## the previous run
==> flow/design.v (excerpt) <==
module smm(input clk, reset,
           input [7:0] readdata,
           output we, 
			  output [15:0] address,
			  output [7:0] writedata);
For scale: about 520 cells after synthesis, ~68 flip-flops, ~35 I/O pins, about 4800 um^2 of cells after synthesis.
make LEC_CHECK=0 CAP_MARGIN=20 CORE_MARGIN=2 CORE_UTILIZATION=48 CTS_CLUSTER_SIZE=37 SETUP_SLACK_MARGIN=-0.26 SLEW_MARGIN=20 finish   # period 2.65 ns
run.sh (not shown) runs the stock make flow with config.mk's settings and CLKGATE_MAP_FILE=.
The previous run ran in full, but the layout does not pass; the checks complain about negative setup slack.
Input changes introduced in the current run (baseline for comparison: the previous run):
Settings: clearing SETUP_SLACK_MARGIN, which used to be -0.26; swapping 48 for 72 in CORE_UTILIZATION; putting PLACE_DENSITY_LB_ADDON at 0.2 where nothing was set; swapping 37 for 17 in CTS_CLUSTER_SIZE; swapping 2.65 for 3.22 in the clock period (ns, I/O delays scaled along).
==> comparison <==
The current run is listed as incomplete: the tool reported an error in clock tree synthesis and the run ended there. The lower cell total after placement of the previous run and the current run is in the current run. Sort the previous run and the current run by initial cell density of the core desc -> top: the current run. Total nets after synthesis of the previous run is on par with the current run. Reported for the previous run and the current run, synthesized area turned out identical to the last digit.

* * *

run A:
smm again, from the RTL that the note above started with.
Settings: LEC_CHECK=0, ABC_AREA=1, CAP_MARGIN=20, CORE_MARGIN=2, CORE_UTILIZATION=69, CTS_CLUSTER_DIAMETER=237, CTS_CLUSTER_SIZE=23, PLACE_DENSITY=0.6, SETUP_SLACK_MARGIN=0.84, SLEW_MARGIN=20; clock period 2.86 ns.
In the summary table, run A is marked failed, with error DPL-0038 raised in 4_1_cts.
The following lists how run B was set up differently from run A:
Settings: CTS_CLUSTER_SIZE removed (was 23); SETUP_SLACK_MARGIN removed (was 0.84); CTS_CLUSTER_DIAMETER removed (was 237); CORE_UTILIZATION changed from 69 to 40; ABC_AREA removed (was 1); the clock period (ns, I/O delays scaled along) changed from 2.86 to 5.0.
Results
Run B reached the final stage; the timing, design-rule and antenna checks on its layout passed.
Going from run A to run B, synthesized area saw a decrease; share of synthesized area spent on multiplexers higher; number of distinct library cells after synthesis now sits higher.
The post-DP HPWL of run B falls short of that of run A by 5.5%.
Diff run A -> run B: synthesized-area fraction occupied by and/or/nand/nor cells decreased 14 points; proportion of synthesized chip area in sequential cells increased 1.2 points.
The synthesized cell count in run A is 1.3 times that in run B.
Comparing run B and run A, die area is higher on run B.
Setup changes, run B to run C
Settings: removing PLACE_DENSITY (formerly 0.6); setting MAX_ROUTING_LAYER to met4 for the first time; setting SETUP_SLACK_MARGIN to 1.35 for the first time; setting CTS_CLUSTER_DIAMETER to 160 for the first time; setting PLACE_DENSITY_LB_ADDON to 0.28 for the first time; setting CELL_PAD_IN_SITES_DETAIL_PLACEMENT to 2 for the first time; changing SLEW_MARGIN from 20 to 15; setting CELL_PAD_IN_SITES_GLOBAL_PLACEMENT to 0 for the first time; changing CORE_UTILIZATION from 40 to 28; setting MIN_ROUTING_LAYER to met2 for the first time.
Findings:
In run C relative to run B, switching power summed over all nets had gone up by more than a quarter. Against run B, run C comes in 0.057 ns higher on worst-margin pin slew. Note that the via count recorded for run B amounts to 0.68 times the value seen in run C.
### run C -> run D
Settings: PLACE_DENSITY_LB_ADDON: 0.28 -> unset; CELL_PAD_IN_SITES_DETAIL_PLACEMENT: 2 -> unset; SETUP_SLACK_MARGIN: 1.35 -> unset; SLEW_MARGIN: 15 -> 20; MIN_ROUTING_LAYER: met2 -> unset; MAX_ROUTING_LAYER: met4 -> unset; PLACE_DENSITY: unset -> 0.6; CTS_CLUSTER_SIZE: unset -> 100; CTS_CLUSTER_DIAMETER: 160 -> 232; CORE_UTILIZATION: 28 -> 52; CELL_PAD_IN_SITES_GLOBAL_PLACEMENT: 0 -> unset; TNS_END_PERCENT: unset -> 10.
[summary]
- Of the two values seen for end point of the critical path, writedata[7] was produced by run C and writedata[6] by run D.
- Run D and run C ended up with roughly the same clock latency on the worst-skew pair.
- Wire length the detailed router placed on met1 is lower on run C
- On switching power of the nets: between run D and run C, it ends up lower for run D.
- Pin count of the biggest net entering global routing went up by a few percent going from run C to run D.
- Clock network fraction of design power came out lower on run D than on run C.
- Run D against run C: clock input transition at the sequential cells of the worst setup and hold paths now sits higher, critical-path maximum fanout now sits lower, total length of routed met2 wires now sits lower.
Input-level comparison between run E and run D:
Settings: PLACE_DENSITY_LB_ADDON newly set to 0.28; SLEW_MARGIN changed from 20 to 15; PLACE_DENSITY removed (was 0.6); MIN_ROUTING_LAYER newly set to met2; TNS_END_PERCENT removed (was 10); CTS_CLUSTER_DIAMETER removed (was 232); CORE_UTILIZATION changed from 52 to 56; CELL_PAD_IN_SITES_DETAIL_PLACEMENT newly set to 2; CTS_CLUSTER_SIZE removed (was 100).
==> results <==
- As the logs show, run E stopped at 3_5_place_dp after a tool error, so it never reached the end of the flow.
- Against run D, run E comes in 3.5 um lower on horizontal die dimension.
- Reported for run E and run D, net count of the mapped netlist turned out identical to the last digit.
- Comparing run E and run D, starting utilization of the core area is higher on run E.
- Synthesized area per cell delta (run E -> run D): insignificant
- Re synthesized area: no difference whatsoever between run E and run D.
- Compared with run D, die height in run E decreased by a few percent.
- Any difference in yosys-reported design area after synthesis between run E and run D is small enough to ignore.
- Looking at placeable core region across both flows, run E is the stronger of the two, with run D trailing.
- Die: run E smaller than run D
- Reported for run E and run D, post-synth tally of flip-flops with integrated enable turned out identical to the last digit.
No activity file was given, so power comes from the tool's default toggle rates.
